==> zinc <==
==> flow/design.v <==
`timescale 1ns/10ps
module CannyEdge(dAddrRegRow, dAddrRegCol, bWE, bCE, InData, OutData,
	OPMode, bOPEnable, dReadReg, dWriteReg,	clk, rst_b);
	input 	[2:0]						dAddrRegRow, dAddrRegCol;  
	input									bWE, bCE;  
	input 	[8-1:0] 	InData;
	output 	[8-1:0] 	OutData;
	reg     	[8-1:0] 	OutData;
	input 	[2:0]						OPMode;   
	input 								bOPEnable;  
	input 	[3:0]						dReadReg, dWriteReg;
	input									clk, rst_b;
	reg   [8-1:0]			regX[0:24];	 
	reg 	[8-1:0]			regY[0:24];	 
	reg 	[8-1:0]			regZ[0:24];	 
	wire 	[8-1:0]			gf[0:24];	 
	wire signed [31:0]	sobelX[0:8]; 
	wire signed [31:0]	sobelY[0:8]; 
	reg 	[8-1:0]			Out_gf, Out_gradient, Out_direction, Out_bThres;
	parameter 							dThresHigh = 15;
	parameter							dThresLow = 10;
	reg 		[31:0]					tpSum, Sum;
	reg		[1:0]						IntSignal;
	reg signed	 	[31:0] 			Gx, Gy, fGx, fGy, Gxadd, Gyadd, Gxyadd, fGx_t;
	reg signed	[1:0]					dx, dy;
	integer 								i, j, k;
	assign gf[0] =1;  assign gf[1] =3;  assign gf[2]=4;   assign gf[3]=3;   assign gf[4]=1;
	assign gf[5] =3;  assign gf[6] =7;  assign gf[7]=10;  assign gf[8]=7;   assign gf[9]=3;
	assign gf[10]=4;  assign gf[11]=10; assign gf[12]=16; assign gf[13]=10; assign gf[14]=4;
	assign gf[15]=3;  assign gf[16]=7;  assign gf[17]=10; assign gf[18]=7;  assign gf[19]=3;
	assign gf[20]=1;  assign gf[21]=3;  assign gf[22]=4;  assign gf[23]=3;  assign gf[24]=1;
	assign sobelX[0]=-1;	assign sobelX[1]=0; assign sobelX[2]=1;
	assign sobelX[3]=-2;	assign sobelX[4]=0; assign sobelX[5]=2;
	assign sobelX[6]=-1;	assign sobelX[7]=0; assign sobelX[8]=1;
	assign sobelY[0]=1;	assign sobelY[1]=2; assign sobelY[2]=1;
	assign sobelY[3]=0;	assign sobelY[4]=0; assign sobelY[5]=0;
	assign sobelY[6]=-1;	assign sobelY[7]=-2; assign sobelY[8]=-1;
	always @(posedge clk or negedge rst_b)
		begin
			if(!rst_b)
				IntSignal <= 2'b00;
			else if(bCE==1'b0)
				IntSignal <= IntSignal;
			else if(bOPEnable==1'b1)
				IntSignal <= 2'b00;
			else if(OPMode == 0)
				IntSignal <= (IntSignal == 2'b00) ? 2'b01 : (IntSignal == 2'b01) ? 2'b00 : IntSignal;
			else if(OPMode == 1)
				IntSignal <= IntSignal + 2'b01;
			else if(OPMode == 2 || OPMode == 3)
				IntSignal <= (IntSignal == 2'b00) ? 2'b01 : (IntSignal == 2'b01) ? 2'b00 : IntSignal;
			else
				IntSignal <= IntSignal;
		end
	always @(posedge clk)
		begin
			if(!rst_b) 
				begin
				end
			else if(bCE==1'b0 && bWE==1'b0) 
				begin
					if(dWriteReg == 0)
						regX[dAddrRegRow*5+dAddrRegCol] <= InData;
					else if(dWriteReg == 1)
						regY[dAddrRegRow*5+dAddrRegCol] <= InData;
					else if(dWriteReg == 2)
						regZ[dAddrRegRow*5+dAddrRegCol] <= InData;
				end
			else if(bCE==1'b0 && bWE==1'b1)
				begin
					if(dReadReg == 0)
						OutData <= Out_gf;
					else if(dReadReg == 1)
						OutData <= Out_gradient;
					else if(dReadReg == 2)
						OutData <= Out_direction;
					else if(dReadReg == 3)
						OutData <= regX[dAddrRegRow*5+dAddrRegCol];
					else if(dReadReg == 4)
						OutData <= Out_bThres;
				end
			else
				begin
					if(bOPEnable==1'b0)
						begin
							if(OPMode == 0)
								begin
									if(IntSignal == 2'b00)	
										begin
											tpSum = 0;
											for(i=0; i<25; i=i+1)
												begin
													Sum = regX[i]*gf[i];
													tpSum = tpSum + Sum;
												end
										end
									else if(IntSignal == 2'b01) 
										begin
										 Out_gf <= (tpSum>>7);
										end
									else 
										begin
											Out_gf <= Out_gf;
										end
								end
							else if(OPMode == 1)
								begin
									if(IntSignal == 2'b00)	
										begin
											Gx = 0;
											Gy = 0;
											for (j=0; j<3; j=j+1)
												for (k=0; k<3; k=k+1)
													begin
														Gxadd = regX[j*5+k]*sobelX[j*3+k];
														Gx = Gx + Gxadd;
														Gyadd = regX[j*5+k]*sobelY[j*3+k];
														Gy = Gy + Gyadd;
													end 
										end
									else if(IntSignal == 2'b01) 
										begin
											if(Gx<0 && Gy<0)
												begin
													Gxyadd = (-Gx) + (-Gy);
												end
											else if(Gx>0 && Gy<0)
												begin
													Gxyadd = Gx + (-Gy);
												end
											else if(Gx<0 && Gy>0)
												begin
													Gxyadd = (-Gx) + Gy;
												end
											else 
												begin
													Gxyadd = Gx + Gy;
												end
											if(Gxyadd < 0)	Gxyadd = -Gxyadd;
											Out_gradient <= (Gxyadd>>3);
										end	
									else if(IntSignal == 2'b10) 
										begin
											if(Gy < 0)
												begin
													fGx <= -Gx;
													fGy <= -Gy;
												end
											else
												begin
													fGx <= Gx;
													fGy <= Gy;
												end
										end
									else if(IntSignal == 2'b11) 
										begin
											if(fGx >= 0)
												begin
													fGx_t = (5*fGx)>>1;
													if(fGx_t < 0) fGx_t = -fGx_t;
													if(fGy <= (fGx>>1))
														begin
															Out_direction <= 0;
														end
													else if(fGy <= fGx_t)
														begin
															Out_direction <= 45;
														end
													else
														begin
															Out_direction <= 90;
														end
												end
											else  
												begin
													fGx_t = ((-5)*fGx)>>1;
													if(fGx_t < 0) fGx_t = -fGx_t;
													if(fGy <= ((-fGx)>>1))
														begin
															Out_direction <= 0;
														end
													else if(fGy <= fGx_t)
														begin
															Out_direction <= 135;
														end
													else
														begin
															Out_direction <= 90;
														end
												end
										end
								end
							else if(OPMode == 2)
								begin
									if(IntSignal == 2'b00) 
										begin
											if(regY[6] == 0)
												begin
													dx <= 1;
													dy <= 0;
												end
											else if(regY[6] == 45)
												begin
													dx <= 1;
													dy <= -1;
												end
											else if(regY[6] == 90)
												begin
													dx <= 0;
													dy <= -1;
												end
											else 
												begin
													dx <= -1;
													dy <= -1;
												end
										end
									else if(IntSignal == 2'b01) 
										begin
											if(regX[6]>=regX[(1+dy)*5+dx+1] && regX[6]>=regX[(1-dy)*5-dx+1])
												begin
													regX[(1+dy)*5+dx+1] <= 0;
													regX[(1-dy)*5-dx+1] <= 0;
												end
											else
												begin
													regX[6] <= 0;
												end
										end
								end
							else if(OPMode == 3)
								begin
									if(IntSignal == 2'b00) 
										begin
											if(regY[6] == 0)
												begin
													dx <= 0;
													dy <= -1;
												end
											else if(regY[6] == 45)
												begin
													dx <= -1;
													dy <= -1;
												end
											else if(regY[6] == 90)
												begin
													dx <= 1;
													dy <= 0;
												end
											else 
												begin
													dx <= 1;
													dy <= -1;
												end
										end	
									else if(IntSignal == 2'b01) 
										begin
											if(regX[6] >= dThresHigh)		 
												Out_bThres <= 1;
											else if(regX[6] <= dThresLow)		 
												Out_bThres <= 0;
											else					 
												begin
													if(regX[6-5*dy-dx] >= dThresHigh || regX[6+5*dy+dx] >= dThresHigh)
														Out_bThres <= 1;
													else if(regZ[6-5*dy-dx] == 1 || regZ[6+5*dy+dx] == 1)
														Out_bThres <= 1;
													else
														Out_bThres <= 0;
												end
										end
								end
						end	
				end  
		end
endmodule
==> flow/run.sh <==
#!/bin/bash
# the make line also repeats each setting of config.mk as NAME=value (left out here)
make -C /OpenROAD-flow-scripts/flow DESIGN_CONFIG=/design/flow/config.mk WORK_HOME=/design/flow/orfs CLKGATE_MAP_FILE= finish
==> flow/config.mk <==
export PLATFORM = sky130hd
export DESIGN_NAME = CannyEdge
export DESIGN_NICKNAME = CannyEdge
export VERILOG_FILES = /design/flow/design.v
export SDC_FILE = /design/flow/constraint.sdc
export NUM_CORES = 4
export LEC_CHECK = 0
export CAP_MARGIN = 40
export CORE_ASPECT_RATIO = 0.71
export CORE_MARGIN = 2
export CORE_UTILIZATION = 72
export CTS_CLUSTER_DIAMETER = 96
export MAX_ROUTING_LAYER = met4
export SETUP_SLACK_MARGIN = 0.46
export SLEW_MARGIN = 20
==> flow/constraint.sdc <==
create_clock -name core_clock -period 8.55 [get_ports {clk}]
set_input_delay 1.7100 -clock core_clock [delete_from_list [all_inputs] [get_ports {clk}]]
set_output_delay 1.7100 -clock core_clock [all_outputs]
set_load 0.01 [all_outputs]
==> indigo: changes against zinc <==
Settings changed: CAP_MARGIN 40 to 0, CORE_ASPECT_RATIO 0.71 to not set, CTS_CLUSTER_DIAMETER 96 to 374, CTS_CLUSTER_SIZE set to 10, MAX_ROUTING_LAYER met4 to not set, PLACE_DENSITY set to 0.6, SETUP_SLACK_MARGIN 0.46 to not set, TNS_END_PERCENT set to 5.
==> flow/constraint.sdc (replaced) <==
create_clock -name core_clock -period 12.1 [get_ports {clk}]
set_input_delay 2.4200 -clock core_clock [delete_from_list [all_inputs] [get_ports {clk}]]
set_output_delay 2.4200 -clock core_clock [all_outputs]
set_load 0.01 [all_outputs]
==> cedar: changes against zinc <==
Settings changed: CAP_MARGIN 40 to 0, CTS_CLUSTER_DIAMETER 96 to 79, MAX_ROUTING_LAYER met4 to not set, SETUP_SLACK_MARGIN 0.46 to -0.17.
==> flow/constraint.sdc (replaced) <==
create_clock -name core_clock -period 7.86 [get_ports {clk}]
set_input_delay 1.5720 -clock core_clock [delete_from_list [all_inputs] [get_ports {clk}]]
set_output_delay 1.5720 -clock core_clock [all_outputs]
set_load 0.01 [all_outputs]
==> results <==
quantity                                                                              cedar      indigo                      zinc
Share of total power in sequential cells                                              0.242       0.287                     0.253
Floorplan-stage core utilization                                                      0.728       0.725                     0.728
Placeable core area                                                              92800 um^2  93200 um^2                92800 um^2
Number of antenna violations at the first check in global routing                        15          15                        11
Switching component of the power                                                    6.63 mW     3.57 mW                   5.91 mW
Fraction of standard cell area that is sequential                                     0.216       0.230                     0.219
Post-CTS setup buffer count                                                              29           0                        37
Worst Setup EP                                                                       Gx[31]      Gy[27]                    Gy[27]
Most used cell along the critical path                                sky130_fd_sc_hd__fa_1           -     sky130_fd_sc_hd__fa_1
Max incr delay on CP                                                                 530 ps      570 ps                    550 ps
Endpoint arrival time on the critical path                                          9600 ps    10760 ps                   9410 ps
Final Skew                                                                          51.2 ps     71.4 ps                   48.3 ps
Required time of the worst setup path                                               8260 ps    12530 ps                   8950 ps
Portion of total power attributed to the clock network                                0.226       0.242                     0.223
Via density per instance                                                               6.70        6.63                      6.61
Fin util                                                                              0.825       0.769                     0.812
Cts bufs inserted                                                                        69          73                        68
Run status                                                         finished with violations  timing/DRC/antenna clean  finished with violations
Violated checks                                                                setup timing           -              setup timing
Die Y-Extent                                                                         262 um      310 um                    262 um
Combinational group share of total power                                              0.531       0.471                     0.524
Clk_buf instances                                                                        83         103                        90
Number of antenna cells inserted                                                         11           7                        11
Sw Ratio                                                                              0.422       0.410                     0.425
Worst Setup Slack post-DPL                                                         -1110 ps     2030 ps                   -434 ps
Worst slack on hold paths                                                            418 ps      415 ps                    421 ps
Area occupied by registers                                                       16500 um^2  16500 um^2                16500 um^2
Non-filler cells, final                                                                8314        7863                      8166
No activity file was given, so power comes from the tool's default toggle rates.
